==> flow/design.v <==
`timescale 1ns / 1ps
`default_nettype none
module Debounce(
    input wire btn, 
    input wire clk, 
    output reg led
    );
    reg [15:0] counter;  
    wire TC;  
    always @(posedge clk) begin
        if(~btn) begin
            counter <= 0;  
        end
        else begin
            counter <= counter + 1; 
        end
    end
    assign TC = (counter == 65534);  
    always @(posedge clk) begin
        if(~btn) begin
            led <= 0;  
        end
        else if (TC) begin
            led <= 1;  
        end
        else
            led <= led;  
    end
endmodule
`timescale 1ns / 1ps
module edge_generator(input wire clk, input wire rst, input wire signal, output reg out);  
    reg sig_p; 
    always @(posedge clk) begin
        if(rst == 1) begin
            out <= 0;
            sig_p <= 0;
        end else 
        begin
            if((sig_p != signal) && (signal)) begin
                out <= 1; 
            end 
            else out <= 0; 
            sig_p <= signal;
        end
    end
endmodule
`default_nettype none
`timescale 1ns / 1ps
module cla_adder(input wire [3:0] A, input wire [3:0] B, input wire CI, output wire CO, output wire [3:0] SUM);
    wire [3:0] propegated, generated;
    wire [3:0] carries;
    assign carries[0] = CI;
    assign propegated = A ^ B; 
    assign generated = A & B;
    assign carries[1] = generated[0] | (propegated[0] & carries[0]);
    assign carries[2] = generated[1] | (propegated[1] & carries[1]);
    assign carries[3] = generated[2] | (propegated[2] & carries[2]);
    assign CO = generated[3] | (propegated[3] & carries[3]);
    genvar i;
    generate 
        for (i = 0; i < 4; i = i + 1) begin
            FA a(.A(A[i]), .B(B[i]), .CI(carries[i]), .SUM(SUM[i]));
        end
    endgenerate
endmodule 
module FA(input wire A, input wire B, input wire CI, output wire CO, output wire SUM);
    assign CO = (A & B) | (CI & (A ^ B)); 
    assign SUM = A ^ B ^ CI; 
endmodule
`timescale 1ns / 1ps
`default_nettype none
module combo_mult(input wire [3:0] a, input wire [3:0] b, output wire [7:0] res);
    wire [7:0] m [3:0];
    genvar i; 
    generate 
        for(i = 0; i < 4; i = i + 1) begin
            assign m[i] = (a[i] != 0) ? ({{4'b0}, b} << i) : 8'b0;
        end
    endgenerate
    assign res = m[0] + m[1] + m[2] + m[3];
endmodule
`timescale 1ns / 1ps
`default_nettype none
module Calculator(
    input wire [3:0] a, 
    input wire [3:0] b,
    input wire [2:0] op,
    output reg [7:0] out
);
    parameter AND = 3'b000;
    parameter OR = 3'b001;
    parameter NOT = 3'b010;
    parameter XOR = 3'b011;
    parameter ADD = 3'b100;
    parameter SUB = 3'b101;
    parameter MULT = 3'b110;
    parameter DIV = 3'b111; 
    wire adder_co;
    wire [3:0] SUM;
    wire [7:0] PRODUCT;
    wire [3:0] B_adder;
    wire CI;
    assign B_adder = (op == ADD) ? b : 
                     (op == SUB) ? ~b :
                     0; 
    assign CI = (op == SUB) ? 1 : 0; 
    cla_adder ADDER(.A(a),.B(B_adder), .CI(CI), .CO(adder_co), .SUM(SUM));
    combo_mult MULTI(.a(a), .b(b), .res(PRODUCT));
    always @(*) begin
        case(op)
            AND: begin
                out <= {{4{1'b0}}, a&b};
            end
            OR: begin
                out <= {{4{1'b0}}, a|b};
            end
            NOT: begin
                out <= {{4{1'b1}}, ~a};
            end
            XOR: begin
                out <= {{4{1'b0}}, a ^ b};
            end
            ADD: begin
                out <= {{3{1'b0}}, adder_co, SUM};
            end
            SUB: begin
                if (a < b) begin
                    out <= {{4{1'b1}}, SUM};
                end
                else out <= {{4{1'b0}}, SUM};
            end
            MULT: begin
                out <= PRODUCT;
            end
            DIV: begin
                out <= (b == 4'd0) ? 8'hFF : a/b;
            end
        endcase
   end
endmodule 
`timescale 1ns / 1ps
module val_bcd(
    input wire clk,  
    input wire reset, 
    input wire en, 
    input wire [11:0] count, 
    output reg [15:0] BCD,
    output reg rdy
    );
    parameter IDLE = 0; 
    parameter SHIFT = 1;
    parameter ADD = 2;
    reg [11:0] count_p;  
    reg [3:0] shift_idx;  
    reg [1:0] state;  
    reg [15:0] BCD_temp;  
    always @(posedge clk or posedge reset) begin
        if(reset) begin
            BCD <= 0;
            rdy <= 0; 
            shift_idx <= 0; 
            count_p <= 0; 
            state <= IDLE;
        end
        else begin
            case(state)
                IDLE : begin  
                    if(en) begin  
                        BCD <= 0;  
                        count_p <= count;  
                        shift_idx <= 0;  
                        state <= SHIFT;  
                    end 
                    else state <= IDLE;  
                    rdy <= 0;  
                end
                SHIFT : begin  
                    BCD <= {BCD[14:0], count_p[11 - shift_idx]};  
                    shift_idx <= shift_idx + 1;  
                    state <= ADD;  
                    rdy <= 0;  
                end
                ADD : begin  
                    if(shift_idx == 12) begin
                        rdy <= 1;     
                        state <= IDLE;   
                    end
                    else begin  
                        BCD <= {(BCD[15:12] >= 5) ? BCD[15:12] + 4'd3 : BCD[15:12], 
                            (BCD[11:8] >= 5) ? BCD[11:8] + 4'd3 : BCD[11:8],
                            (BCD[7:4] >= 5) ? BCD[7:4] + 4'd3 : BCD[7:4],
                            (BCD[3:0] >= 5) ? BCD[3:0] + 4'd3 : BCD[3:0]}; 
                        state <= SHIFT;  
                        rdy <= 0;  
                    end
                end
            endcase             
        end
    end
endmodule
`timescale 1ns / 1ps
`default_nettype none
module bcd_seg(
    input wire [3:0] BCD, 
    output reg [7:0] s
);
    always @(*) begin
        case(BCD)
            0: s = 8'b0000_0011; 
            1: s = 8'b1001_1111;
            2: s = 8'b0010_0101;
            3: s = 8'b0000_1101;
            4: s = 8'b1001_1001;
            5: s = 8'b0100_1001;
            6: s = 8'b0100_0001;
            7: s = 8'b0001_1111;
            8: s = 8'b0000_0001;
            9: s = 8'b0000_1001;
            10: s = 8'b1111_1101; 
            default s = 8'b1111_1111;
        endcase
end
endmodule
`timescale 1ns / 1ps
`default_nettype none
module op_seg(
    input wire [2:0] OP, 
    output reg [31:0] s
);
    always @(*) begin
        case(OP)
            0: s = 32'b1111_1111_0001_0001_1101_0101_1000_0101;  
            1: s = 32'b1111_1111_1111_1111_0000_0011_1111_0101;  
            2: s = 32'b1111_1111_1101_0101_1100_0101_1110_0001;  
            3: s = 32'b1111_1111_1001_0001_0000_0011_1111_0101;  
            4: s = 32'b1111_1111_0001_0001_1000_0101_1000_0101;  
            5: s = 32'b1111_1111_0100_1001_1100_0111_1100_0001;  
            6: s = 32'b0011_0011_0001_1011_1110_0011_1110_0001;  
            7: s = 32'b1111_1111_1000_0101_1001_1111_1000_0011;  
            default s = 32'b1111_1111_1111_1111_1111_1111_1111_1111;
        endcase
    end
endmodule
`timescale 1ns / 1ps
`default_nettype none
module Multi_Driver(
    input wire clk, 
    input wire rst, 
    input wire [31:0] segValues,
    output reg [3:0] an,
    output reg [7:0] seg
    );
    parameter DELAY = 4095; 
    reg [11:0] count;  
    always @(posedge clk) begin
        if(count < (DELAY / 4)) begin
            an <= 4'b1110;
            seg <= segValues[7:0];
        end
        else if (count < (DELAY / 2)) begin
            an <= 4'b1101;
            seg <= segValues[15:8];
        end
        else if (count < ((3 * DELAY) / 4)) begin
            an <= 4'b1011;
            seg <= segValues[23:16];
        end
        else begin
            an <= 4'b0111;
            seg <= segValues[31:24];
        end
        if (rst) count <= 0;
        else count <= count + 1; 
    end
endmodule
`timescale 1ns / 1ps
`default_nettype none
module Calculator_top(
    input wire [3:0] a, 
    input wire [3:0] b,
    input wire clk, 
    input wire rst, 
    input wire enter, 
    input wire back,
    input wire up, 
    input wire down,
    output wire [3:0] an, 
    output wire [7:0] seg,
    output reg bin_ind
);
    reg [2:0] op; 
    wire [7:0] calculator_result;  
    reg [31:0] display_value;  
    reg convert_value_enable;  
    wire up_d; wire down_d; wire enter_d; wire back_d; wire rst_d;  
    Debounce dd(.btn(down), .clk(clk), .led(down_d));
    Debounce ud(.btn(up), .clk(clk), .led(up_d));
    Debounce ed(.btn(enter), .clk(clk), .led(enter_d));
    Debounce bd(.btn(back), .clk(clk), .led(back_d));
    Debounce rd(.btn(rst), .clk(clk), .led(rst_d)); 
    Calculator calc(.a(a), .b(b), .op(op), .out(calculator_result));
    wire [15:0] BCD_result; 
    reg [11:0] value_to_convert; 
    wire bcd_val_rdy; 
    val_bcd VAL(.clk(clk), .reset(rst_d), .en(convert_value_enable), .count(value_to_convert), .rdy(bcd_val_rdy), .BCD(BCD_result));
    wire [31:0] BCD_seg;
    reg [31:0] BCD_seg_buffer;
    bcd_seg A(.BCD(BCD_result[15:12]),.s(BCD_seg[31:24]));
    bcd_seg B(.BCD(BCD_result[11:8]),.s(BCD_seg[23:16]));
    bcd_seg C(.BCD(BCD_result[7:4]),.s(BCD_seg[15:8]));
    bcd_seg D(.BCD(BCD_result[3:0]),.s(BCD_seg[7:0]));
    wire [31:0] op_seg;
    op_seg OPS(.OP(op), .s(op_seg)); 
    parameter DISP_ZEROS = 32'b0000_0011_0000_0011_0000_0011_0000_0011;
    Multi_Driver md(.segValues(display_value), .clk(clk), .rst(rst_d), .an(an), .seg(seg));
    parameter IDLE = 0;  
    parameter VALUE_SET = 1;
    parameter CONV = 2;  
    parameter RES = 3;  
    parameter OP = 4;  
    reg [1:0] result_neg; 
    reg [2:0] cs;  
    reg [2:0] ns;  
    always @(posedge clk) begin
        if(op < 4) begin  
            value_to_convert <= (1000 * calculator_result[3]) + (100 * calculator_result[2]) + (10 * calculator_result[1]) + (calculator_result[0]);
        end 
        else if(op == 5) begin  
             if(calculator_result[7]) begin  
                 result_neg[0] <= 1; 
                 value_to_convert <= {{8{1'b0}}, ((~calculator_result) + 1) & 4'b1111};  
                 if((((~calculator_result) + 1) & 4'b1111) >= 10) result_neg[1] <= 1;
                 else result_neg[1] <= 0; 
             end
             else value_to_convert <= {{4{1'b0}}, calculator_result}; 
        end 
        else begin
            value_to_convert <= {{4{1'b0}}, calculator_result}; 
        end
        if(rst_d == 1) begin
            op <= 0; 
            convert_value_enable <= 0; 
            ns <= IDLE;
            result_neg <= 0;
            display_value <= DISP_ZEROS;
        end
        else begin
            case (cs)
                IDLE: begin
                    display_value <= DISP_ZEROS; 
                    op <= 0;
                    if(ENTER) begin
                        ns <= CONV;
                    end
                    else if (UP | DOWN) begin
                        ns <= OP;
                        op <= 0; 
                    end
                end
                CONV: begin
                    if(op >= 5) begin
                        bin_ind <= 0; 
                    end else begin
                        bin_ind <= 1; 
                    end
                    display_value <= op_seg; 
                    convert_value_enable <= 1; 
                    if(bcd_val_rdy) begin
                        ns <= RES;
                        convert_value_enable <= 0;
                        if(result_neg[0]) begin  
                            if(result_neg[1]) begin
                                BCD_seg_buffer <= {16'b1111_1111_1111_1101, BCD_seg[15:0]};  
                            end else begin
                                BCD_seg_buffer <= {24'b1111_1111_1111_1111_1111_1101, BCD_seg[7:0]};  
                            end
                            result_neg <= 2'b0; 
                        end else begin
                            BCD_seg_buffer <= BCD_seg;
                        end
                    end
                    else ns <= CONV; 
                end
                RES: begin
                    result_neg <= 2'b0;
                    display_value <= BCD_seg_buffer; 
                    if (BACK) begin
                        ns <= IDLE;
                    end
                    else if (ENTER) begin
                        ns <= CONV;
                    end
                    else if (UP | DOWN) begin
                        ns <= OP;
                        op <= 0;
                    end
                    else ns <= RES;
                end
                OP: begin
                    result_neg <= 2'b0;
                    display_value <= op_seg; 
                    if (ENTER) begin
                        ns <= CONV;
                    end
                    else if(BACK) begin
                        ns <= RES;
                    end else begin
                        ns <= OP; 
                    end
                    if(UP) begin
                        op <= op + 1;
                    end
                    else if(DOWN) begin
                        op <= op - 1;
                    end
                end
            endcase 
        end
    end
    wire DOWN; wire UP; wire BACK; wire ENTER;
    edge_generator de(.clk(clk), .rst(rst_d), .signal(down_d), .out(DOWN));
    edge_generator ue(.clk(clk), .rst(rst_d), .signal(back_d), .out(BACK));
    edge_generator be(.clk(clk), .rst(rst_d), .signal(up_d), .out(UP));
    edge_generator ee(.clk(clk), .rst(rst_d), .signal(enter_d), .out(ENTER));
    always @(negedge clk) begin
        if(rst_d) begin
            cs <= IDLE; 
        end
        else begin
            cs <= ns; 
        end
    end
endmodule
==> flow/run.sh <==
#!/bin/bash
# the make line also repeats each setting of config.mk as NAME=value (left out here)
make -C /OpenROAD-flow-scripts/flow DESIGN_CONFIG=/design/flow/config.mk WORK_HOME=/design/flow/orfs CLKGATE_MAP_FILE= finish
==> flow/config.mk <==
export PLATFORM = sky130hd
export DESIGN_NAME = Calculator_top
export DESIGN_NICKNAME = Calculator_top
export VERILOG_FILES = /design/flow/design.v
export SDC_FILE = /design/flow/constraint.sdc
export NUM_CORES = 4
export LEC_CHECK = 0
export ABC_AREA = 1
export CAP_MARGIN = 5
export CORE_MARGIN = 2
export CORE_UTILIZATION = 72
export CTS_CLUSTER_DIAMETER = 242
export CTS_CLUSTER_SIZE = 24
export GPL_ROUTABILITY_DRIVEN = 1
export MIN_ROUTING_LAYER = met1
export PLACE_DENSITY_LB_ADDON = 0.13
export SETUP_SLACK_MARGIN = 2.35
export SLEW_MARGIN = 20
==> flow/constraint.sdc <==
create_clock -name core_clock -period 8.13 [get_ports {clk}]
set_input_delay 1.6260 -clock core_clock [delete_from_list [all_inputs] [get_ports {clk}]]
set_output_delay 1.6260 -clock core_clock [all_outputs]
set_load 0.01 [all_outputs]
==> job_summary.md, run 1 <==
### Flow metrics

| Metric | Value |
|---|---|
| Status | complete, but fails checks |
| SO Viols | negative setup slack |
| Unique cell types | roughly 56 |
| Synth Register Bits | between 200 and 250 |
| Die area | just under 20,000 um^2 |
| Post-synth EDFFs | 29 |
| Clock Skews | ~0.073 ns |
| R2R Path Start | cs[2] |
| Max-slew headroom | around a third |
| Synthesis area per yosys | 13,200 um^2 |
| Avg Inst Size Synth | approximately 7.7 um^2 |
| Area leader, netlist | dfxtp_1 |
| CP endpoint kind | register |
| Die width | between 100 and 150 um |
| Worst-path maximum fanout | 6 |
| WP data required | around 8.6 ns |
| Fin nets | between 2k and 2.5k |
| Adder share | 11.4% |
| Register Area | about 5400 um^2 |
| Setup TNS Final | -9.56 ns |
| Largest net degree at the start of global routing | 51 |
| Synth warn | 9 |
| Hold WS | between 0.3 and 0.4 ns |
| # rows | between 40 and 50 |
| RSZ-0062 raised after global routing | true |
| AO/OA Area Share | roughly 15% |
| GRT Overall Usage | between 30% and 40% |
| Crit-path max cell delay | about 0.33 ns |
| Multiplexer share | less than 1% |
| CTS Buf Count | 14 |
| DR WL met3 | 4.26 mm |
| Combinational group share of total power | 55.7% |
| WL per Instance | 20.2 um |
| Via/cell ratio | around 6.4 |
| # IOs | 27 |
| Critical Path AT | between 10 and 15 ns |
| Metal2 WL | between 15 and 20 mm |
| Hold depth | 1 |
| CP Capture Point | result_neg[1] |
| Core area | 18,000 um^2 |
| Seq pwr share | 29.8% |
| Setup CP Type | input pin to register |
| Vias in the first global route | 12.1k |
| Cell family with most CP delay | simple AND/OR/NAND/NOR gates |
| Xor/xnor share | ~1.8% |
| Clock tree buffer depth | 3 |
| Clk root buf | clkbuf_16 |
| Min Tclk post-route | between 10 and 15 ns |
| Largest Pwr Group | combinational cells |
| RR Endpoint | op_seg[2] |
| Endpoints failing hold | 0 |
| Top post-synthesis cells by count | 342 x nand2_1, 230 x inv_1, 185 x dfxtp_1 |
| RePlAce Congestion | approximately 0.91 |
| Cycle use final | 124% |
| Slowest-stage cell, CP | nor2_4 |
| IO buf count | 25 |
| Main area contributors | dfxtp_1 28%, ha_1 10%, nand2_1 9.8% |
| Total power | between 0.005 and 0.006 W |
| Clock power frac | between 10 and 15% |
| DR vias | roughly 14k |
| R2r worst-path depth | 11 |
| DR pass1 iterations | 20 |
| FMAX | slightly below 0.1 GHz |
| DR top layer | met5 |
| Final core utilization | ~90% |
| OpenROAD warning count | between 70 and 80 |
| Top non-seq family | simple AND/OR/NAND/NOR gates |
| Max cap viols | 0 |
| Routed wire length | between 40 and 50 mm |
| P_int | between 0.003 and 0.004 W |
| Cells after Synth | roughly 1.7k |
| CTS tree | built |
| Dominant synthesized flop cell | dfxtp_1 |
| Crit path launch type | input pin |
| P_seq | around 0.0016 W |
| Sw Pwr | about 0.0022 W |
| M1 WL | approximately 15 mm |
| Area grow syn2layout | 22.2% |
| Comb gate area | roughly 7500 um^2 |
| # hold bufs at CTS | 0 |
| Worst-Margin Slew | just over 1 ns |
| Reg2Reg Setup Slack | around 1.7 ns |
| Crit-path most repeated cell | nand2_1 |
| CP Depth | between 60 and 70 |
| Top-count cell post-synth | nand2_1 |
| Post-synth ARST share | between 10% and 20% |
| Clk. pwr | between 0.0007 and 0.0008 W |
| Worst Hold Class | register to register |
| Final Max Tran Viols | 0 |
| Synthesized cell area | approximately 13,000 um^2 |
| Post-synth top area share | 28.2% |
| Initial antenna violation count | 2 |
| Comb pwr | approximately 0.0029 W |
| DRT iter0 DRCs | between 1.5k and 2k |
| Switching part of the total | a little over two fifths |
| Insertion Delay late pin | ~0.56 ns |
| Post-synth seq share | around two fifths |
| FILL cells | 822 |
| Detailed Place HPWL | around 21 mm |
| Setup ws final | -1.96 ns |
| DRC Markers | 0 |
| Die Y | around 140 um |
| Buf/Inv on CP | 8 |
| Initial Util | 73.2% |
| Leakage power | around 7.1 nW |
| TritonCTS Sinks | about 250 |
| First-pass GRT wire length | approximately 55 mm |
| Start point of the critical path | b[1] |
| # setup viols final | 6 |
| Global route overflow | 0 |
| Final ANT Viol Nets | 0 |
| Yosys cell count | 1,704 |
| PD cells | 328 nW/um^2 |
| HP Start | be.sig_p |
| Worst VDD drop | about 0.24 mV |
| CTS H-tree depth | 1 |
| Hold path endpoint | be.out |
| Simple-Gate Area Share | about 22% |
| Register clock-pin slew on the reported worst setup and hold paths | about 0.10 ns |
repair_timing:
item,CTS,global route
setup endpoints to repair,85,53
resized,70,89
endpoints found under the hold margin,0,0
gates cloned,2,0
pin swaps,51,59
buffers inserted,54,24
cell type report:
cell class	instances	share of cell area, %
tap	229	1.78
antenna	1	0.0156
sequential	248	33.8
multi-input combinational	1187	46.5
inverter	240	5.80
timing repair buffer	179	9.42
clock inverter	4	0.195
clock buffer	21	2.47
layer usage:
| layer | vias to the layer above | global-route usage, % |
|---|---|---|
| met5 | - | 0 |
| met4 | 4 | 17.0 |
| met3 | 393 | 4.39 |
| met2 | 994 | 61.1 |
| met1 | 6168 | 40.1 |
| li1 | 5975 | - |
through the flow:
step                area (um^2)  setup WS [ns]  std cells
floorplan                 13400         -0.792       1707
global placement          14400          -1.22       2004
detailed placement        14400          -1.59       2004
CTS                       15500         -0.580       2084
global route              16100          -2.10       2109
finish                    16100          -1.96       2109
==> run 2: changes to the inputs <==
Settings changed: ABC_AREA 1 to unset, CAP_MARGIN 5 to 0, CORE_ASPECT_RATIO set to 0.91, CTS_CLUSTER_DIAMETER 242 to 364, CTS_CLUSTER_SIZE 24 to 85, PLACE_DENSITY_LB_ADDON 0.13 to 0.08, SETUP_SLACK_MARGIN 2.35 to 1.19.
Clock period 8.13 ns to 4.2 ns, I/O delays scaled along.
==> job_summary.md, run 2 <==
## Implementation flow summary

| Metric | Value |
|---|---|
| Status | did not finish |
| Stage reached | global routing (5_1_grt) |
| First Error | [ERROR GRT-0232] Routing congestion too high. Check the congestion heatmap in the GUI. |
| Die Y | 134 um (-3.5%) |
| Initial Util | 73.6% (+0.38 points) |
| Global route overflow | 25 |
| Area leader, netlist | dfxtp_1 |
| Synthesized cell area | 13,400 um^2 (+2.0%) |
| Synthesis area per yosys | 13,400 um^2 (+2.0%) |
| TritonCTS Sinks | 248 (unchanged) |
| Die area | 19,700 um^2 (+2.0%) |
| Clock tree buffer depth | 3 (unchanged) |
| # rows | 47 (-4.1%) |
| Unique cell types | 81 (+45%) |
| Core area | 18,200 um^2 (+1.5%) |
| Post-synth EDFFs | 29 (unchanged) |
| Avg Inst Size Synth | 8.95 um^2 (+16%) |
| Top post-synthesis cells by count | 185 x dfxtp_1, 131 x nor2_1, 118 x nand2_1 |
| RePlAce Congestion | 0.915 (+0.94%) |
| Synth Register Bits | 248 (unchanged) |
| Synth warn | 9 (unchanged) |
| Die width | 147 um (+5.7%) |
| AO/OA Area Share | 18.0% (+3.1 points) |
| Place WS | -5.31 ns (-3.72 ns) |
| Clk root buf | clkbuf_16 |
| CTS Buf Count | 6 (-8) |
| Simple-Gate Area Share | 19.3% (-3.1 points) |
| Top-count cell post-synth | dfxtp_1 |
| Post-synth top area share | 27.6% (-0.55 points) |
| Cells after Synth | 1,500 (-12%) |
| Adder share | 11.1% (-0.22 points) |
| IO buf count | 25 (unchanged) |
| Top non-seq family | simple AND/OR/NAND/NOR gates |
| Post-synth seq share | 40.4% (-0.81 points) |
| CTS H-tree depth | 1 (unchanged) |
| Main area contributors | dfxtp_1 28%, ha_1 9.8%, edfxtp_1 6.5% |
| GRT Overall Usage | between 70% and 80% |
| # IOs | 27 (unchanged) |
| Yosys cell count | 1,500 (-12%) |
| Post-synth ARST share | 13.7% (unchanged) |
| # hold bufs at CTS | 0 (unchanged) |
| Dominant synthesized flop cell | dfxtp_1 |
| Multiplexer share | 1.85% (+1.4 points) |
| Detailed Place HPWL | 22.4 mm (+4.7%) |
| Xor/xnor share | 5.35% (+3.6 points) |
## run 2: what timing repair did
item | in CTS
setup buffers | 85
pin swaps | 78
setup endpoints to repair | 95
resized | 186
gates cloned | 7
## run 2: per-layer routing
metal	track usage, %	overflow
met5	13.3	0
met4	78.0	12
met3	57.4	2
met2	92.7	11
met1	72.0	0
## run 2: through the flow
step           cell area, um^2  instances  TNS [ns]
2_1_floorplan            14200       1503    -33.74
3_3_place_gp             15200       1835    -38.10
3_5_place_dp             15200       1835    -41.31
4_1_cts                  16900       1937    -30.43
==> run 3: changes to the inputs <==
Settings changed: CAP_MARGIN 0 to 35, CORE_ASPECT_RATIO 0.91 to 0.51, CTS_CLUSTER_DIAMETER 364 to unset, CTS_CLUSTER_SIZE 85 to 100, PLACE_DENSITY_LB_ADDON 0.08 to 0.0, SETUP_SLACK_MARGIN 1.19 to 2.5.
Clock period 4.2 ns to 8.61 ns, I/O delays scaled along.
==> job_summary.md, run 3 <==
### Flow metrics

| Metric | Value |
|---|---|
| Status | complete, but fails checks |
| SO Viols | negative setup slack |
| Simple-Gate Area Share | 19.3% (unchanged) |
| Clock Skews | about 0.10 ns |
| Slowest-stage cell, CP | mux2_4 |
| Switching part of the total | 30.6% |
| Synthesized cell area | 13,400 um^2 (unchanged) |
| Routing usage on met1 | 46.8% |
| First-pass GRT wire length | between 60 and 70 mm |
| Hold depth | 1 |
| Clk. pwr | between 0.001 and 0.0015 W |
| Worst Hold Class | register to register |
| Max-slew headroom | between 30% and 40% |
| FILL cells | 600 |
| Cell family with most CP delay | AND-OR/OR-AND gates |
| Synthesis area per yosys | 13,400 um^2 (unchanged) |
| Register clock-pin slew on the reported worst setup and hold paths | approximately 0.090 ns |
| Die area | 19,800 um^2 (+0.31%) |
| DRT iter0 DRCs | 3,254 |
| Max cap viols | 0 |
| Total power | between 0.003 and 0.004 W |
| HP Start | ee.sig_p |
| Setup CP Type | input pin to register |
| Global route overflow | 0 |
| Area leader, netlist | dfxtp_1 |
| # setup viols final | 6 |
| Largest Pwr Group | registers |
| Initial antenna violation count | 11 |
| Worst VDD drop | ~0.16 mV |
| R2R Path Start | cs[0] |
| Top non-seq family | simple AND/OR/NAND/NOR gates |
| IO buf count | 25 (unchanged) |
| Post-synth ARST share | 13.7% (unchanged) |
| Hold WS | roughly 0.43 ns |
| Endpoints failing hold | 0 |
| Insertion Delay late pin | 0.64 ns |
| DRC Markers | 0 |
| AO/OA Area Share | 18.0% (unchanged) |
| Worst-path maximum fanout | 5 |
| Post-synth EDFFs | 29 (unchanged) |
| Top-count cell post-synth | dfxtp_1 |
| Register Area | approximately 5400 um^2 |
| Unique cell types | 81 (unchanged) |
| OpenROAD warning count | around 78 |
| Sw Pwr | roughly 0.00092 W |
| Routed wire length | between 50 and 60 mm |
| WL per Instance | 28.5 um |
| Avg Inst Size Synth | 8.95 um^2 (unchanged) |
| CP Capture Point | result_neg[1] |
| # hold bufs at CTS | 0 (unchanged) |
| DR vias | roughly 15k |
| TritonCTS Sinks | 248 (unchanged) |
| Fin nets | 1,798 |
| CP endpoint kind | register |
| DR pass1 iterations | 28 |
| Core area | 18,100 um^2 (-0.55%) |
| # rows | 35 (-26%) |
| CTS Buf Count | 23 (+17) |
| CTS H-tree depth | 1 (unchanged) |
| P_int | around 0.0021 W |
| Area after DPL | 14,600 um^2 (-4.0%) |
| Comb gate area | ~8300 um^2 |
| Final Max Tran Viols | 0 |
| Main area contributors | dfxtp_1 28%, ha_1 9.8%, edfxtp_1 6.5% |
| Met2 usage | roughly 70% |
| Detailed Place HPWL | 21.5 mm (-3.9%) |
| # IOs | 27 (unchanged) |
| Buf/Inv on CP | 5 |
| Hold path endpoint | ee.out |
| Setup ws final | -1.06 ns |
| CP Depth | roughly 46 |
| Seq pwr share | 40.3% |
| Clock tree buffer depth | 3 (unchanged) |
| Clock power frac | a little over a third |
| Largest net degree at the start of global routing | roughly 56 |
| PD cells | around 180 nW/um^2 |
| RR Endpoint | display_value[17] |
| Comb pwr | between 0.0007 and 0.0008 W |
| Top post-synthesis cells by count | 185 x dfxtp_1, 131 x nor2_1, 118 x nand2_1 |
| Yosys cell count | 1,500 (unchanged) |
| WP data required | about 9.0 ns |
| Area grow syn2layout | 25.5% |
| Min Tclk post-route | slightly below 10 ns |
| Post-synth seq share | 40.4% (unchanged) |
| Crit path launch type | input pin |
| Die width | 195 um (+33%) |
| Post-synth top area share | 27.6% (unchanged) |
| Leakage power | 6.92 nW |
| Crit-path max cell delay | around 0.36 ns |
| CTS tree | built |
| Worst-Margin Slew | 1.01 ns |
| Synth warn | 9 (unchanged) |
| Xor/xnor share | 5.35% (unchanged) |
| Combinational group share of total power | between 20% and 30% |
| R2r worst-path depth | 8 |
| Cells after Synth | 1,500 (unchanged) |
| Initial Util | 74.0% (+0.41 points) |
| P_seq | ~0.0012 W |
| Cycle use final | 112% |
| Setup TNS Final | -4.65 ns |
| Multiplexer share | 1.85% (unchanged) |
| Final ANT Viol Nets | 0 |
| GRT Overall Usage | between 30 and 40% |
| Dominant synthesized flop cell | dfxtp_1 |
| Reg2Reg Setup Slack | around 1.8 ns |
| RePlAce Congestion | 0.940 (+2.7%) |
| RSZ-0062 raised after global routing | true |
| Synth Register Bits | 248 (unchanged) |
| Die Y | 102 um (-24%) |
| Critical Path AT | around 10 ns |
| Met3 global-route usage | under 10% |
| Adder share | 11.1% (unchanged) |
| FMAX | between 0.1 and 0.15 GHz |
| Vias in the first global route | 12.6k |
| Via/cell ratio | between 7 and 8 |
| Most Crowded Layer GR | met2 |
| Start point of the critical path | b[0] |
| Clk root buf | clkbuf_16 |
| Post-route cell area | about 17,000 um^2 |
run 3: final cells by class:
class | count | share of cell area (%)
Clock inverter | 14 | 0.550
Inverter | 81 | 2.01
Clock buffer | 31 | 3.77
Sequential cell | 248 | 32.3
Tap cell | 240 | 1.78
Antenna cell | 6 | 0.0891
Timing Repair Buffer | 187 | 10.2
Multi-Input combinational cell | 1126 | 49.3
run 3: through the flow:
step	cells	worst slack (ns)	utilization, %
2_1_floorplan	1503	-1.20	-
3_3_place_gp	1788	-1.47	80.5
3_5_place_dp	1789	-1.97	80.6
4_1_cts	1893	-0.543	89.5
5_1_grt	1929	-1.47	92.9
6_report	1933	-1.06	92.9
run 3: layer usage:
layer / vias to the layer above / part of all wire [%] / wire length (um)
met4: 16 / 12 / 6600
met5: - / 0.43 / 238
li1: 5637 / - / -
met2: 1616 / 40 / 22000
met3: 738 / 16 / 8810
met1: 6511 / 32 / 17400
run 3: repair_timing:
item                       CTS  global route
resized                    119            82
buffers inserted            58            31
setup endpoints to repair   93            87
gates cloned                 2             3
pin swaps                   47            51
==> run 4: changes to the inputs <==
Settings changed: ABC_AREA set to 1, CAP_MARGIN 35 to 20, CORE_ASPECT_RATIO 0.51 to unset, CORE_UTILIZATION 72 to 71, CTS_CLUSTER_SIZE 100 to unset, GPL_ROUTABILITY_DRIVEN 1 to unset, MIN_ROUTING_LAYER met1 to unset, PLACE_DENSITY_LB_ADDON 0.0 to 0.16, SETUP_SLACK_MARGIN 2.5 to unset.
Clock period 8.61 ns to 6.41 ns, I/O delays scaled along.
==> job_summary.md, run 4 <==
### Flow metrics

| Metric | Value |
|---|---|
| Clk. pwr | 0.00157 W (+47%) |
| WL per Instance | 21.3 um (-25%) |
| Status | complete, but fails checks |
| Critical Path AT | 10.21 ns (+0.12 ns) |
| Synthesized cell area | 13,200 um^2 (-2.0%) |
| Clock Skews | 0.0557 ns (-0.0476 ns) |
| Reg2Reg Setup Slack | 0.77 ns (-0.98 ns) |
| Multiplexer share | 0.428% (-1.4 points) |
| Buf/Inv on CP | 8 (+3) |
| Min Tclk post-route | just under 10 ns |
| Top post-synthesis cells by count | 342 x nand2_1, 230 x inv_1, 185 x dfxtp_1 |
| Seq pwr share | 29.2% (-11 points) |
| Yosys cell count | 1,704 (+14%) |
| # hold bufs at CTS | 0 (unchanged) |
| DR pass1 iterations | 26 (-7.1%) |
| Sw Pwr | 0.00277 W (+200%) |
| P_int | 0.00405 W (+94%) |
| Clock power frac | 23.1% (-13 points) |
| Routed wire length | 45.3 mm (-18%) |
| Max cap viols | 0 (unchanged) |
| CTS tree | built |
| OpenROAD warning count | 78 (unchanged) |
| Synth warn | 9 (unchanged) |
| DRT iter0 DRCs | 1,990 (-39%) |
| DRC Markers | 0 (unchanged) |
| Hold WS | 0.389 ns (-0.0430 ns) |
| Die width | 140 um (-28%) |
| Insertion Delay late pin | 0.57 ns (-0.07 ns) |
| Max-slew headroom | 46.6% (+14 points) |
| TritonCTS Sinks | 248 (unchanged) |
| Adder share | 11.4% (+0.22 points) |
| Hold path endpoint | be.out |
| Worst-path maximum fanout | 7 (+2) |
| Fin nets | 2,005 (+12%) |
| Slowest-stage cell, CP | o21ai_4 |
| Register clock-pin slew on the reported worst setup and hold paths | 0.06 ns (-0.03 ns) |
| Comb pwr | 0.00326 W (+350%) |
| RePlAce Congestion | 0.923 (-1.7%) |
| Avg Inst Size Synth | 7.72 um^2 (-14%) |
| Unique cell types | 56 (-31%) |
| Total power | 0.00682 W (+130%) |
| Final ANT Viol Nets | 0 (unchanged) |
| Top-count cell post-synth | nand2_1 |
| Initial Util | 72.7% (-1.3 points) |
| Start point of the critical path | b[1] |
| GRT Overall Usage | 34.8% (-4.7 points) |
| Crit path launch type | input pin |
| RSZ-0062 raised after global routing | true |
| Antenna diode count | 0 (-6) |
| Final Max Tran Viols | 0 (unchanged) |
| P_seq | 0.00199 W (+63%) |
| Xor/xnor share | 1.80% (-3.6 points) |
| Combinational group share of total power | 47.8% (+24 points) |
| # IOs | 27 (unchanged) |
| Worst Hold Class | register to register |
| CTS H-tree depth | 1 (unchanged) |
| PD cells | 424 nW/um^2 (+140%) |
| Setup ws final | -3.34 ns (-2.28 ns) |
| Clk root buf | clkbuf_16 |
| DR vias | 13.7k (-5.7%) |
| Cells after Synth | 1,704 (+14%) |
| Initial antenna violation count | 5 (-6) |
| Vias in the first global route | 12.4k (-1.8%) |
| CP Depth | 62 (+35%) |
| Die area | 19,600 um^2 (-0.88%) |
| Post-synth EDFFs | 29 (unchanged) |
| Synth Register Bits | 248 (unchanged) |
| Leakage power | 7.20 nW (+4.0%) |
| HP Start | be.sig_p |
| Largest Pwr Group | combinational cells |
| Worst-Margin Slew | 0.801 ns (-0.208 ns) |
| Hold depth | 1 (unchanged) |
| Post-synth top area share | 28.2% (+0.55 points) |
| Crit-path most repeated cell | nand2_1 |
| CP Capture Point | value_to_convert[3] |
| IO buf count | 25 (unchanged) |
| Main area contributors | dfxtp_1 28%, ha_1 10%, nand2_1 9.8% |
| CTS Buf Count | 26 (+13%) |
| # setup viols final | 11 (+5) |
| Area leader, netlist | dfxtp_1 |
| Simple-Gate Area Share | 22.4% (+3.1 points) |
| Die Y | 140 um (+38%) |
| Area grow syn2layout | 22.3% |
| Setup TNS Final | -22.91 ns (-18.25 ns) |
| Cell family with most CP delay | simple AND/OR/NAND/NOR gates |
| Worst VDD drop | 0.265 mV (+70%) |
| R2r worst-path depth | 13 (+5) |
| Global route overflow | 0 (unchanged) |
| AO/OA Area Share | 14.9% (-3.1 points) |
| Top non-seq family | simple AND/OR/NAND/NOR gates |
| Setup CP Type | input pin to register |
| Crit-path max cell delay | 0.34 ns (-0.02 ns) |
| RR Endpoint | op_seg[22] |
| R2R Path Start | cs[2] |
| Post-synth ARST share | 13.7% (unchanged) |
| WP data required | 6.87 ns (-2.16 ns) |
| Endpoints failing hold | 0 (unchanged) |
| Dominant synthesized flop cell | dfxtp_1 |
| Detailed Place HPWL | 21.2 mm (-1.5%) |
| Post-synth seq share | 41.2% (+0.81 points) |
| # rows | 49 (+40%) |
| Final core utilization | 89.0% (-3.9 points) |
| Clock tree buffer depth | 3 (unchanged) |
| CP endpoint kind | register |
| Largest net degree at the start of global routing | 50 (-11%) |
| First-pass GRT wire length | 56.8 mm (-10%) |
| FMAX | about 0.10 GHz |
| Cycle use final | 152% (+40 points) |
| SO Viols | negative setup slack |
| Core area | 18,100 um^2 (-0.24%) |
| Via/cell ratio | 6.44 (-14%) |
| Synthesis area per yosys | 13,200 um^2 (-2.0%) |
| Switching part of the total | 40.6% (+10 points) |
## run 4: through the flow
step / instance area [um^2] / cells / worst slack, ns
after floorplan: 13300 / 1707 / -2.17
after global placement: 14300 / 2014 / -2.55
after detailed placement: 14300 / 2014 / -3.01
after CTS: 15800 / 2113 / -1.90
after global routing: 16100 / 2126 / -3.49
final: 16100 / 2126 / -3.34
## run 4: per-layer routing
layer	share of wire, %	GRT usage (%)	vias up
met1	33	40.7	6172
met5	0.47	0	-
met3	13	5.54	498
met4	9.7	18.1	12
met2	44	61.8	1020
li1	-	-	5984
## run 4: repair_timing
action | in CTS | in global routing
gates cloned | 0 | 0
resized | 46 | 52
setup endpoints to repair | 11 | 11
buffers inserted | 49 | 13
pin swaps | 44 | 52
## run 4: cell type report
cell class / count / area (um^2)
clock inverters: 15 / 189
fillers: 860 / 1990
inverters: 240 / 912
clock buffers: 36 / 708
flip-flops and latches: 248 / 5430
well taps: 229 / 287
multi-input cells: 1186 / 7190
repair buffers: 172 / 1380
==> run 5: changes to the inputs <==
Settings changed: ABC_AREA 1 to 0, CAP_MARGIN 20 to 0, CELL_PAD_IN_SITES_GLOBAL_PLACEMENT set to 2, CORE_ASPECT_RATIO set to 1.38, CORE_MARGIN 2 to 4, CORE_UTILIZATION 71 to 38, GPL_ROUTABILITY_DRIVEN set to 0, GPL_TIMING_DRIVEN set to 0, MAX_ROUTING_LAYER set to met5, MIN_ROUTING_LAYER set to met2, PLACE_DENSITY_LB_ADDON 0.16 to 0.25, SLEW_MARGIN 20 to 15, TNS_END_PERCENT set to 90.
Clock period 6.41 ns to 19.4 ns, I/O delays scaled along.
==> job_summary.md, run 5 <==
### Flow metrics

| Metric | Value |
|---|---|
| Setup TNS Final | 0 ns (+22.91 ns) |
| Crit path launch type | input pin |
| DRC Markers | 0 (unchanged) |
| PostCTS Resize Cnt | 0 (-100%) |
| Crit-path max cell delay | 0.69 ns (+0.35 ns) |
| Comb gate area | 7490 um^2 (+4.2%) |
| Core area | 34,700 um^2 (+92%) |
| Comb pwr | 0.000140 W (-96%) |
| Vias in the first global route | 16.0k (+29%) |
| Post-synth ARST share | 13.7% (unchanged) |
| RSZ-0062 raised after global routing | false |
| # rows | 80 (+63%) |
| Area grow syn2layout | 13.5% |
| DR pass1 iterations | 6 (-77%) |
| Clk root buf | clkbuf_16 |
| Worst-Margin Slew | 1.00 ns (+0.204 ns) |
| Clock tree buffer depth | 3 (unchanged) |
| Main area contributors | dfxtp_1 28%, ha_1 9.8%, edfxtp_1 6.5% |
| DR vias | 14.9k (+8.7%) |
| Buf/Inv on CP | 5 (-3) |
| First-pass GRT wire length | 54.8 mm (-3.6%) |
| FILL cells | 3,464 (+300%) |
| Post-CTS setup buffers | 0 (-100%) |
| TritonCTS Sinks | 248 (unchanged) |
| Top-count cell post-synth | dfxtp_1 |
| Top post-synthesis cells by count | 185 x dfxtp_1, 131 x nor2_1, 118 x nand2_1 |
| P_int | 0.000921 W (-77%) |
| Initial Util | 38.6% (-34 points) |
| Post-synth seq share | 40.4% (-0.81 points) |
| Register Area | 5430 um^2 (about the same) |
| WL per Instance | 16.4 um (-23%) |
| Worst-path maximum fanout | 11 (+4) |
| Top non-seq family | simple AND/OR/NAND/NOR gates |
| Switching part of the total | 25.1% (-15 points) |
| Cell family with most CP delay | AND-OR/OR-AND gates |
| Clock Skews | 0.0559 ns (+0.000171 ns) |
| Adder share | 11.1% (-0.22 points) |
| Dominant synthesized flop cell | dfxtp_1 |
| CTS tree | built |
| Die area | 38,400 um^2 (+96%) |
| R2r worst-path depth | 6 (-7) |
| Clk. pwr | 0.000553 W (-65%) |
| Hold path endpoint | de.out |
| Initial antenna violation count | 0 (-5) |
| # hold bufs at CTS | 0 (unchanged) |
| Final core utilization | 43.9% (-45 points) |
| HP Start | de.sig_p |
| Largest Pwr Group | clock |
| Global route overflow | 0 (unchanged) |
| Hold depth | 1 (unchanged) |
| CTS H-tree depth | 1 (unchanged) |
| Via/cell ratio | 7.31 (+14%) |
| OpenROAD warning count | 75 (-3.8%) |
| Slowest-stage cell, CP | clkdlybuf4s50_1 |
| DRT iter0 DRCs | 2,025 (+1.8%) |
| Clock power frac | 45.0% (+22 points) |
| # setup viols final | 0 (-11) |
| WP data required | 19.81 ns (+12.94 ns) |
| Sw Pwr | 0.000309 W (-89%) |
| Leakage power | 6.11 nW (-15%) |
| Status | no timing/DRC/antenna violations |
| GRT Overall Usage | 25.4% (-9.3 points) |
| R2R Path Start | cs[1] |
| Max-slew headroom | 32.6% (-14 points) |
| Post-synth top area share | 27.6% (-0.55 points) |
| Final ANT Viol Nets | 0 (unchanged) |
| Avg Inst Size Synth | 8.95 um^2 (+16%) |
| Antenna diode count | 0 (unchanged) |
| CP Depth | 48 (-23%) |
| Cycle use final | 77.0% (-75 points) |
| RR Endpoint | op_seg[22] |
| CP Capture Point | result_neg[1] |
| Synth Register Bits | 248 (unchanged) |
| Register clock-pin slew on the reported worst setup and hold paths | 0.06 ns (about the same) |
| Xor/xnor share | 5.35% (+3.6 points) |
| CP endpoint kind | register |
| P_seq | 0.000537 W (-73%) |
| Synthesized cell area | 13,400 um^2 (+2.0%) |
| Worst Hold Class | register to register |
| # IOs | 27 (unchanged) |
| Simple-Gate Area Share | 19.3% (-3.1 points) |
| CTS Buf Count | 28 (+7.7%) |
| Seq pwr share | 43.6% (+14 points) |
| Fin nets | 1,689 (-16%) |
| Reg2Reg Setup Slack | 6.87 ns (+6.10 ns) |
| Die Y | 229 um (+63%) |
| Max cap viols | 0 (unchanged) |
| IO buf count | 25 (unchanged) |
| Area leader, netlist | dfxtp_1 |
| Post-synth EDFFs | 29 (unchanged) |
| Area after DPL | 14,300 um^2 (-0.55%) |
| Detailed Place HPWL | 24.1 mm (+14%) |
| Post-route cell area | 15,200 um^2 (-5.4%) |
| Combinational group share of total power | 11.4% (-36 points) |
| Synth warn | 9 (unchanged) |
| Cells after Synth | 1,500 (-12%) |
| Worst VDD drop | 0.0590 mV (-78%) |
| Start point of the critical path | b[1] |
| Routed wire length | 33.3 mm (-26%) |
| Largest net degree at the start of global routing | 31 (-38%) |
| Critical Path AT | 15.36 ns (+5.15 ns) |
| AO/OA Area Share | 18.0% (+3.1 points) |
| Yosys cell count | 1,500 (-12%) |
| Final Max Tran Viols | 0 (unchanged) |
| PD cells | 80.8 nW/um^2 (-81%) |
| Setup CP Type | input pin to register |
| Die width | 168 um (+20%) |
| Crit-path most repeated cell | ha_1 |
| Unique cell types | 81 (+45%) |
| FMAX | between 0.06 and 0.07 GHz |
| Multiplexer share | 1.85% (+1.4 points) |
| Synthesis area per yosys | 13,400 um^2 (+2.0%) |
| Insertion Delay late pin | 0.59 ns (+0.02 ns) |
| Endpoints failing hold | 0 (unchanged) |
| Min Tclk post-route | between 10 and 15 ns |
==> run 5: area by class of cell <==
type / instances / area share (%)
clock inverters: 20 / 1.19
repair buffers: 26 / 1.77
well taps: 451 / 3.70
multi-input cells: 1122 / 49.2
flip-flops and latches: 248 / 35.6
inverters: 81 / 2.00
clock buffers: 35 / 5.18
plain buffers: 51 / 1.34
==> run 5: routing by layer <==
metal  global-route usage [%]  vias to the layer above  part of all wire [%]  wire, um
met5                     2.56                        -                  0.23        77
met4                     4.09                        5                   5.9      1980
met3                     31.2                      255                    36     11900
met2                     34.1                     3868                    58     19400
met1                        -                     5406                     0         0
li1                         -                     5339                     -         -
==> run 5: through the flow <==
| step | hold slack (ns) | cells | power [W] | worst slack (ns) |
|---|---|---|---|---|
| detailed placement | 0.372 | 1980 | 0.000689 | 3.99 |
| floorplan | 0.367 | 1503 | 0.000654 | 6.70 |
| global placement | 0.371 | 1979 | 0.000687 | 3.97 |
| global route | 0.388 | 2034 | 0.00129 | 3.42 |
| finish | 0.381 | 2034 | 0.00123 | 4.46 |
| CTS | 0.381 | 2034 | 0.00124 | 4.57 |
==> run 6: changes to the inputs <==
Settings changed: ABC_AREA 0 to 1, CAP_MARGIN 0 to 20, CELL_PAD_IN_SITES_GLOBAL_PLACEMENT 2 to unset, CORE_ASPECT_RATIO 1.38 to unset, CORE_MARGIN 4 to 2, CORE_UTILIZATION 38 to 70, GPL_ROUTABILITY_DRIVEN 0 to unset, GPL_TIMING_DRIVEN 0 to unset, MAX_ROUTING_LAYER met5 to unset, MIN_ROUTING_LAYER met2 to unset, PLACE_DENSITY set to 0.36, PLACE_DENSITY_LB_ADDON 0.25 to unset, SETUP_SLACK_MARGIN set to 2.71, SLEW_MARGIN 15 to 20, TNS_END_PERCENT 90 to unset.
Clock period 19.4 ns to 9.78 ns, I/O delays scaled along.
==> job_summary.md, run 6 <==
### Flow metrics

| Metric | Value |
|---|---|
| Status | complete, but fails checks |
| SO Viols | negative setup slack |
| Largest Pwr Group | combinational cells |
| Final ANT Viol Nets | 0 (unchanged) |
| Unique cell types | 56 (-31%) |
| Vias in the first global route | 11.7k (-27%) |
| DRT iter0 DRCs | 1,157 (-43%) |
| Via/cell ratio | 6.04 (-17%) |
| Crit-path most repeated cell | nand2_1 |
| RSZ-0062 raised after global routing | true |
| Clk root buf | clkbuf_16 |
| Top post-synthesis cells by count | 342 x nand2_1, 230 x inv_1, 185 x dfxtp_1 |
| DR vias | 12.6k (-15%) |
| # setup viols final | 5 (+5) |
| Antenna diode count | 0 (unchanged) |
| Insertion Delay late pin | 0.59 ns (about the same) |
| Register clock-pin slew on the reported worst setup and hold paths | 0.06 ns (about the same) |
| Top non-seq family | simple AND/OR/NAND/NOR gates |
| Adder share | 11.4% (+0.22 points) |
| Core area | 18,600 um^2 (-47%) |
| Met2 usage | 58.5% (+24 points) |
| Yosys cell count | 1,704 (+14%) |
| Global route overflow | 0 (unchanged) |
| Switching part of the total | 37.9% (+13 points) |
| Initial antenna violation count | 0 (unchanged) |
| Endpoints failing hold | 0 (unchanged) |
| PD cells | 258 nW/um^2 (+220%) |
| WP data required | 10.23 ns (-9.58 ns) |
| Seq pwr share | 31.8% (-12 points) |
| Clk. pwr | 0.000977 W (+77%) |
| Worst-Margin Slew | 1.09 ns (+0.0901 ns) |
| Start point of the critical path | b[1] |
| Crit path launch type | input pin |
| Clock Skews | 0.0812 ns (+0.0253 ns) |
| First-pass GRT wire length | 54.6 mm (-0.33%) |
| Setup ws final | -0.460 ns (-4.92 ns) |
| R2r worst-path depth | 13 (+7) |
| Register Area | 5430 um^2 (about the same) |
| Routed wire length | 36.5 mm (+9.4%) |
| Die width | 141 um (-16%) |
| # hold bufs at CTS | 0 (unchanged) |
| Largest net degree at the start of global routing | 51 (+65%) |
| Post-synth top area share | 28.2% (+0.55 points) |
| Die Y | 141 um (-38%) |
| Max cap viols | 0 (unchanged) |
| Avg Inst Size Synth | 7.72 um^2 (-14%) |
| Final Max Tran Viols | 0 (unchanged) |
| Multiplexer share | 0.428% (-1.4 points) |
| Post-route cell area | 15,800 um^2 (+4.0%) |
| Worst-path maximum fanout | 7 (-4) |
| P_seq | 0.00130 W (+140%) |
| CP endpoint kind | register |
| DR pass1 iterations | 6 (unchanged) |
| Detailed Place HPWL | 20.5 mm (-15%) |
| Slowest-stage cell, CP | ha_1 |
| FMAX | 0.0977 GHz |
| Hold path endpoint | de.out |
| CTS H-tree depth | 1 (unchanged) |
| Max-slew headroom | 27.0% (-5.6 points) |
| Comb gate area | 7230 um^2 (-3.6%) |
| Area after DPL | 14,000 um^2 (-2.0%) |
| Place WS | -0.335 ns (-4.32 ns) |
| Post-synth EDFFs | 29 (unchanged) |
| # rows | 50 (-38%) |
| Initial Util | 70.8% (+32 points) |
| Area grow syn2layout | 20.5% |
| R2R Path Start | cs[2] |
| CP Depth | 58 (+21%) |
| Non-filler cells, final | 2,092 (+2.9%) |
| GRT Overall Usage | 32.9% (+7.5 points) |
| Cells after Synth | 1,704 (+14%) |
| Dominant synthesized flop cell | dfxtp_1 |
| Critical Path AT | 10.69 ns (-4.67 ns) |
| P_int | 0.00254 W (+180%) |
| Cell family with most CP delay | simple AND/OR/NAND/NOR gates |
| OpenROAD warning count | 80 (+6.7%) |
| Xor/xnor share | 1.80% (-3.6 points) |
| Synth Register Bits | 248 (unchanged) |
| Hold depth | 1 (unchanged) |
| Setup CP Type | input pin to register |
| Fin nets | 1,968 (+17%) |
| Inst Count DP | 1,968 (-0.61%) |
| CP Capture Point | result_neg[1] |
| Cycle use final | 105% (+28 points) |
| CTS tree | built |
| Area leader, netlist | dfxtp_1 |
| Most Crowded Layer GR | met2 |
| Reg2Reg Setup Slack | 2.65 ns (-4.22 ns) |
| IO buf count | 25 (unchanged) |
| Crit-path max cell delay | 0.37 ns (-0.32 ns) |
| Routing usage on met1 | 39.7% (+40 points) |
| Worst Hold Class | register to register |
| Min Tclk post-route | around 10 ns |
| TritonCTS Sinks | 248 (unchanged) |
| Combinational group share of total power | 44.3% (+33 points) |
| Post-synth seq share | 41.2% (+0.81 points) |
| AO/OA Area Share | 14.9% (-3.1 points) |
| RePlAce Congestion | 0.886 |
| # IOs | 27 (unchanged) |
| Main area contributors | dfxtp_1 28%, ha_1 10%, nand2_1 9.8% |
| Leakage power | 7.01 nW (+15%) |
| RR Endpoint | op_seg[6] |
| Synthesized cell area | 13,200 um^2 (-2.0%) |
| Comb pwr | 0.00181 W (+1200%) |
| Synth warn | 9 (unchanged) |
| DRC Markers | 0 (unchanged) |
| Worst VDD drop | 0.175 mV (+200%) |
| Die area | 19,900 um^2 (-48%) |
| Post-synth ARST share | 13.7% (unchanged) |
| FILL cells | 1,082 (-69%) |
| Clock tree buffer depth | 3 (unchanged) |
| Met3 global-route usage | 4.38% (-27 points) |
| Synthesis area per yosys | 13,200 um^2 (-2.0%) |
| Clock power frac | 23.9% (-21 points) |
| Simple-Gate Area Share | 22.4% (+3.1 points) |
| WL per Instance | 17.4 um (+6.4%) |
| Buf/Inv on CP | 9 (+4) |
| Sw Pwr | 0.00155 W (+400%) |
| CTS Buf Count | 26 (-7.1%) |
| Final core utilization | 85.3% (+41 points) |
| Top-count cell post-synth | nand2_1 |
| HP Start | de.sig_p |
[run 6: per-layer routing]
metal  share of wire (%)  vias to the layer above
met3                 7.2                      239
li1                    -                     5907
met1                  39                     5816
met5                   0                        -
met4                 6.5                        0
met2                  48                      676
[run 6: repair_timing]
action	4_1_cts	5_1_grt
gates cloned	2	0
setup buffers	62	12
gates resized	70	49
setup endpoints to repair	62	32
pin swaps	41	37
[run 6: area by class of cell]
type / instances / share of cell area [%]
clock inverter: 16 / 0.884
timing repair buffer: 134 / 7.11
multi-input combinational: 1187 / 45.6
inverter: 240 / 5.78
sequential: 248 / 34.3
clock buffer: 33 / 4.52
tap: 234 / 1.85
[run 6: through the flow]
| stage | power (W) | TNS (ns) | hold WS [ns] |
|---|---|---|---|
| after floorplan | 0.00226 | 0 | 0.373 |
| after global placement | 0.00256 | 0 | 0.378 |
| after detailed placement | 0.00263 | -0.692 | 0.378 |
| after CTS | 0.00381 | 0 | 0.386 |
| after global routing | 0.00429 | -2.86 | 0.394 |
| final | 0.00409 | -1.65 | 0.384 |
==> run 7: changes to the inputs <==
Settings changed: CAP_MARGIN 20 to 0, CELL_PAD_IN_SITES_GLOBAL_PLACEMENT set to 2, CORE_ASPECT_RATIO set to 1.36, CORE_MARGIN 2 to 4, CORE_UTILIZATION 70 to 40, GPL_ROUTABILITY_DRIVEN set to 0, GPL_TIMING_DRIVEN set to 0, MAX_ROUTING_LAYER set to met4, MIN_ROUTING_LAYER set to met2, PLACE_DENSITY 0.36 to unset, SETUP_SLACK_MARGIN 2.71 to unset, SLEW_MARGIN 20 to 15, TNS_END_PERCENT set to 15.
Clock period 9.78 ns to 19.4 ns, I/O delays scaled along.
==> job_summary.md, run 7 <==
### Flow metrics

| Metric | Value |
|---|---|
| Max-slew headroom | 44.4% (+17 points) |
| Clk. pwr | 0.000553 W (-43%) |
| Dominant synthesized flop cell | dfxtp_1 |
| Fin nets | 1,894 (-3.8%) |
| CTS tree | built |
| P_seq | 0.000650 W (-50%) |
| Crit path launch type | input pin |
| Endpoints failing hold | 0 (unchanged) |
| Seq pwr share | 35.1% (+3.3 points) |
| OpenROAD warning count | 77 (-3.8%) |
| Post-synth seq share | 41.2% (unchanged) |
| Largest net degree at the start of global routing | 44 (-14%) |
| Sw Pwr | 0.000688 W (-56%) |
| IO buf count | 25 (unchanged) |
| Worst Hold Class | register to register |
| Setup TNS Final | 0 ns (+1.65 ns) |
| Non-filler cells, final | 2,222 (+6.2%) |
| Slowest-stage cell, CP | clkdlybuf4s50_1 |
| FILL cells | 3,384 (+210%) |
| Inst Count DP | 2,168 (+10%) |
| Synthesis area per yosys | 13,200 um^2 (unchanged) |
| First-pass GRT wire length | 52.3 mm (-4.2%) |
| Worst-Margin Slew | 0.830 ns (-0.264 ns) |
| Clock tree buffer depth | 3 (unchanged) |
| Largest Pwr Group | registers |
| Clock Skews | 0.0601 ns (-0.0211 ns) |
| Yosys cell count | 1,704 (unchanged) |
| PD cells | 124 nW/um^2 (-52%) |
| # IOs | 27 (unchanged) |
| RR Endpoint | op_seg[14] |
| Routed wire length | 32.5 mm (-11%) |
| Top-count cell post-synth | nand2_1 |
| Insertion Delay late pin | 0.62 ns (+0.03 ns) |
| Die Y | 220 um (+56%) |
| AO/OA Area Share | 14.9% (unchanged) |
| Cells after Synth | 1,704 (unchanged) |
| Crit-path most repeated cell | nand2_1 |
| Register clock-pin slew on the reported worst setup and hold paths | 0.06 ns (about the same) |
| Multiplexer share | 0.428% (unchanged) |
| Comb pwr | 0.000650 W (-64%) |
| PostCTS Resize Cnt | 0 (-100%) |
| HP Start | ue.sig_p |
| Reg2Reg Setup Slack | 6.85 ns (+4.20 ns) |
| Clock power frac | 29.8% (+5.9 points) |
| Status | no timing/DRC/antenna violations |
| Hold depth | 1 (unchanged) |
| Max cap viols | 0 (unchanged) |
| CTS Buf Count | 28 (+7.7%) |
| Simple-Gate Area Share | 22.4% (unchanged) |
| CP endpoint kind | register |
| DRT iter0 DRCs | 2,053 (+77%) |
| Global route overflow | 0 (unchanged) |
| DR pass1 iterations | 6 (unchanged) |
| FMAX | between 0.07 and 0.08 GHz |
| Post-synth top area share | 28.2% (unchanged) |
| Start point of the critical path | b[0] |
| Area leader, netlist | dfxtp_1 |
| Final ANT Viol Nets | 0 (unchanged) |
| TritonCTS Sinks | 248 (unchanged) |
| Hold path endpoint | ue.out |
| Leakage power | 6.53 nW (-6.8%) |
| Die area | 35,900 um^2 (+80%) |
| Critical Path AT | 14.07 ns (+3.38 ns) |
| Top post-synthesis cells by count | 342 x nand2_1, 230 x inv_1, 185 x dfxtp_1 |
| Vias in the first global route | 15.9k (+36%) |
| Top non-seq family | simple AND/OR/NAND/NOR gates |
| # setup viols final | 0 (-5) |
| Combinational group share of total power | 35.1% (-9.2 points) |
| Cell family with most CP delay | simple AND/OR/NAND/NOR gates |
| Synth warn | 9 (unchanged) |
| CTS H-tree depth | 1 (unchanged) |
| Post-synth ARST share | 13.7% (unchanged) |
| Post-CTS setup buffers | 0 (-100%) |
| Final Max Tran Viols | 0 (unchanged) |
| R2R Path Start | cs[2] |
| Switching part of the total | 37.1% (-0.75 points) |
| Comb gate area | 6720 um^2 (-7.0%) |
| Worst-path maximum fanout | 9 (+2) |
| Crit-path max cell delay | 0.76 ns (+0.39 ns) |
| Antenna diode count | 0 (unchanged) |
| Register Area | 5430 um^2 (about the same) |
| Core area | 32,500 um^2 (+75%) |
| Avg Inst Size Synth | 7.72 um^2 (unchanged) |
| Min Tclk post-route | between 10 and 15 ns |
| # hold bufs at CTS | 0 (unchanged) |
| CP Depth | 61 (+5.2%) |
| Detailed Place HPWL | 24.2 mm (+18%) |
| Clk root buf | clkbuf_16 |
| Initial antenna violation count | 0 (unchanged) |
| R2r worst-path depth | 11 (-2) |
| Area grow syn2layout | 13.8% |
| Post-synth EDFFs | 29 (unchanged) |
| WL per Instance | 14.6 um (-16%) |
| Cycle use final | 70.0% (-35 points) |
| Worst VDD drop | 0.0716 mV (-59%) |
| CP Capture Point | result_neg[1] |
| Adder share | 11.4% (unchanged) |
| Initial Util | 40.5% (-30 points) |
| WP data required | 19.89 ns (+9.66 ns) |
| Synthesized cell area | 13,200 um^2 (unchanged) |
| Unique cell types | 56 (unchanged) |
| Synth Register Bits | 248 (unchanged) |
| GRT Overall Usage | 27.9% (-5.0 points) |
| Buf/Inv on CP | 9 (unchanged) |
| P_int | 0.00116 W (-54%) |
| Xor/xnor share | 1.80% (unchanged) |
| DRC Markers | 0 (unchanged) |
| # rows | 77 (+54%) |
| Main area contributors | dfxtp_1 28%, ha_1 10%, nand2_1 9.8% |
| Die width | 164 um (+16%) |
| DR vias | 15.4k (+22%) |
| Setup CP Type | input pin to register |
| RSZ-0062 raised after global routing | false |
| Via/cell ratio | 6.94 (+15%) |
[run 7: layer usage]
layer / wire length, um / track usage [%]
met5: 0 / -
met4: 1920 / 4.56
met3: 11500 / 33.2
met2: 19100 / 35.5
met1: 0 / -
[run 7: area by class of cell]
class / count / area share, %
Clock inverter: 21 / 1.30
Buffer: 32 / 0.852
Tap cell: 434 / 3.63
Timing Repair Buffer: 27 / 1.82
Inverter: 240 / 6.02
Multi-Input combinational cell: 1186 / 44.9
Sequential cell: 248 / 36.2
Clock buffer: 34 / 5.26
[run 7: through the flow]
stage	setup WS (ns)	area (um^2)	total power (W)	hold WS, ns	utilization, %
after floorplan	6.65	13200	0.00113	0.373	-
after global placement	5.25	14000	0.00131	0.378	43.0
after detailed placement	5.20	14000	0.00131	0.380	43.1
after CTS	5.76	15000	0.00186	0.387	46.1
after global routing	4.56	15000	0.00201	0.405	46.1
final	5.82	15000	0.00185	0.383	46.1
==> run 8: changes to the inputs <==
Settings changed: ABC_AREA 1 to unset, CAP_MARGIN 0 to 20, CELL_PAD_IN_SITES_GLOBAL_PLACEMENT 2 to unset, CORE_ASPECT_RATIO 1.36 to unset, CORE_MARGIN 4 to 2, CORE_UTILIZATION 40 to 21, GPL_ROUTABILITY_DRIVEN 0 to unset, GPL_TIMING_DRIVEN 0 to unset, MAX_ROUTING_LAYER met4 to unset, MIN_ROUTING_LAYER met2 to unset, SLEW_MARGIN 15 to 20, TNS_END_PERCENT 15 to unset.
Clock period 19.4 ns to 19.0 ns, I/O delays scaled along.
==> job_summary.md, run 8 <==
### Flow metrics

| Metric | Value |
|---|---|
| # rows | 92 (+19%) |
| Die area | 65,900 um^2 (+84%) |
| CP endpoint kind | register |
| RePlAce Congestion | 0.836 |
| Worst-path maximum fanout | 10 (+1) |
| Core area | 63,100 um^2 (+94%) |
| Combinational group share of total power | 11.3% (-24 points) |
| Top non-seq family | simple AND/OR/NAND/NOR gates |
| DR vias | 10.6k (-31%) |
| Synthesized cell area | 13,400 um^2 (+2.0%) |
| Clk. pwr | 0.000548 W (-0.9%) |
| Clock Skews | 0.0563 ns (-0.00378 ns) |
| # hold bufs at CTS | 0 (unchanged) |
| Avg Inst Size Synth | 8.95 um^2 (+16%) |
| Clk root buf | clkbuf_16 |
| Xor/xnor share | 5.35% (+3.6 points) |
| RR Endpoint | op_seg[22] |
| CP Depth | 47 (-23%) |
| # IOs | 27 (unchanged) |
| FMAX | around 0.07 GHz |
| Area leader, netlist | dfxtp_1 |
| Post-route cell area | 15,500 um^2 (+3.7%) |
| HP Start | ee.sig_p |
| Unique cell types | 81 (+45%) |
| Post-CTS setup buffers | 0 (unchanged) |
| Final Max Tran Viols | 0 (unchanged) |
| Max-slew headroom | 31.1% (-13 points) |
| RSZ-0062 raised after global routing | false |
| Adder share | 11.1% (-0.22 points) |
| Cells after Synth | 1,500 (-12%) |
| WP data required | 19.40 ns (-0.49 ns) |
| AO/OA Area Share | 18.0% (+3.1 points) |
| Cycle use final | 75.4% (+5.4 points) |
| Status | no timing/DRC/antenna violations |
| Synth warn | 9 (unchanged) |
| Cell family with most CP delay | AND-OR/OR-AND gates |
| Crit-path max cell delay | 0.76 ns (about the same) |
| Post-synth ARST share | 13.7% (unchanged) |
| Main area contributors | dfxtp_1 28%, ha_1 9.8%, edfxtp_1 6.5% |
| Clock power frac | 44.3% (+14 points) |
| Worst Hold Class | register to register |
| Seq pwr share | 44.4% (+9.3 points) |
| CTS Buf Count | 27 (-3.6%) |
| # setup viols final | 0 (unchanged) |
| Reg2Reg Setup Slack | 6.17 ns (-0.68 ns) |
| Leakage power | 6.05 nW (-7.5%) |
| R2R Path Start | cs[0] |
| Max cap viols | 0 (unchanged) |
| Largest Pwr Group | registers |
| Largest net degree at the start of global routing | 56 (+27%) |
| Simple-Gate Area Share | 19.3% (-3.1 points) |
| Crit path launch type | input pin |
| First-pass GRT wire length | 50.8 mm (-2.8%) |
| Post-synth top area share | 27.6% (-0.55 points) |
| Top-count cell post-synth | dfxtp_1 |
| CTS H-tree depth | 1 (unchanged) |
| Setup TNS Final | 0 ns (unchanged) |
| Synthesis area per yosys | 13,400 um^2 (+2.0%) |
| PostCTS Resize Cnt | 0 (unchanged) |
| Insertion Delay late pin | 0.59 ns (-0.03 ns) |
| Top post-synthesis cells by count | 185 x dfxtp_1, 131 x nor2_1, 118 x nand2_1 |
| Fin nets | 1,642 (-13%) |
| CTS tree | built |
| Area grow syn2layout | 15.7% |
| Synth Register Bits | 248 (unchanged) |
| Critical Path AT | 14.73 ns (+0.66 ns) |
| Buf/Inv on CP | 4 (-5) |
| Hold path endpoint | ee.out |
| Inst Count DP | 2,329 (+7.4%) |
| Multiplexer share | 1.85% (+1.4 points) |
| IO buf count | 25 (unchanged) |
| GRT Overall Usage | 8.96% (-19 points) |
| DRT iter0 DRCs | 656 (-68%) |
| Global route overflow | 0 (unchanged) |
| WL per Instance | 12.6 um (-14%) |
| Slowest-stage cell, CP | clkdlybuf4s50_1 |
| Detailed Place HPWL | 22.0 mm (-9.3%) |
| Setup CP Type | input pin to register |
| PD cells | 79.6 nW/um^2 (-36%) |
| Sw Pwr | 0.000306 W (-56%) |
| Antenna diode count | 0 (unchanged) |
| Clock tree buffer depth | 3 (unchanged) |
| Non-filler cells, final | 2,380 (+7.1%) |
| Register clock-pin slew on the reported worst setup and hold paths | 0.06 ns (about the same) |
| Comb pwr | 0.000140 W (-78%) |
| Vias in the first global route | 10.3k (-35%) |
| Hold depth | 1 (unchanged) |
| Worst-Margin Slew | 1.03 ns (+0.202 ns) |
| Endpoints failing hold | 0 (unchanged) |
| Min Tclk post-route | about 14 ns |
| Post-synth seq share | 40.4% (-0.81 points) |
| P_int | 0.000931 W (-20%) |
| Routed wire length | 30.1 mm (-7.5%) |
| Die width | 257 um (+57%) |
| OpenROAD warning count | 75 (-2.6%) |
| Switching part of the total | 24.7% (-12 points) |
| Final ANT Viol Nets | 0 (unchanged) |
| Via/cell ratio | 4.44 (-36%) |
| Worst VDD drop | 0.0744 mV (+3.9%) |
| DRC Markers | 0 (unchanged) |
| P_seq | 0.000548 W (-16%) |
| Crit-path most repeated cell | ha_1 |
| Yosys cell count | 1,500 (-12%) |
| Start point of the critical path | b[0] |
| Area after DPL | 14,600 um^2 (+4.2%) |
| Initial Util | 21.3% (-19 points) |
| Post-synth EDFFs | 29 (unchanged) |
| R2r worst-path depth | 9 (-2) |
| Dominant synthesized flop cell | dfxtp_1 |
| Initial antenna violation count | 0 (unchanged) |
| Final core utilization | 24.6% (-21 points) |
| Die Y | 257 um (+17%) |
| TritonCTS Sinks | 248 (unchanged) |
| CP Capture Point | result_neg[1] |
| DR pass1 iterations | 6 (unchanged) |
## run 8: through the flow
step	hold WS [ns]	worst slack (ns)	power, W
after CTS	0.387	4.79	0.00125
final	0.384	4.68	0.00124
after global placement	0.373	4.58	0.000694
after detailed placement	0.378	4.24	0.000700
after global routing	0.397	3.63	0.00130
after floorplan	0.367	6.38	0.000667
## run 8: final cells by class
| cell class | instances | area (um^2) |
|---|---|---|
| fill | 6804 | 47600 |
| multi-input combinational | 1122 | 7490 |
| sequential | 248 | 5430 |
| tap | 846 | 1060 |
| clock buffer | 35 | 766 |
| inverter | 81 | 304 |
| timing repair buffer | 31 | 295 |
| clock inverter | 17 | 184 |
## run 8: metal layers
layer / track usage (%) / vias to the layer above / share of wire (%)
li1: - / 5301 / -
met1: 12.2 / 5004 / 49
met2: 14.8 / 216 / 45
met3: 1.20 / 45 / 4.3
met4: 2.58 / 0 / 1.9
met5: 0 / - / 0
No activity file was given, so power comes from the tool's default toggle rates.
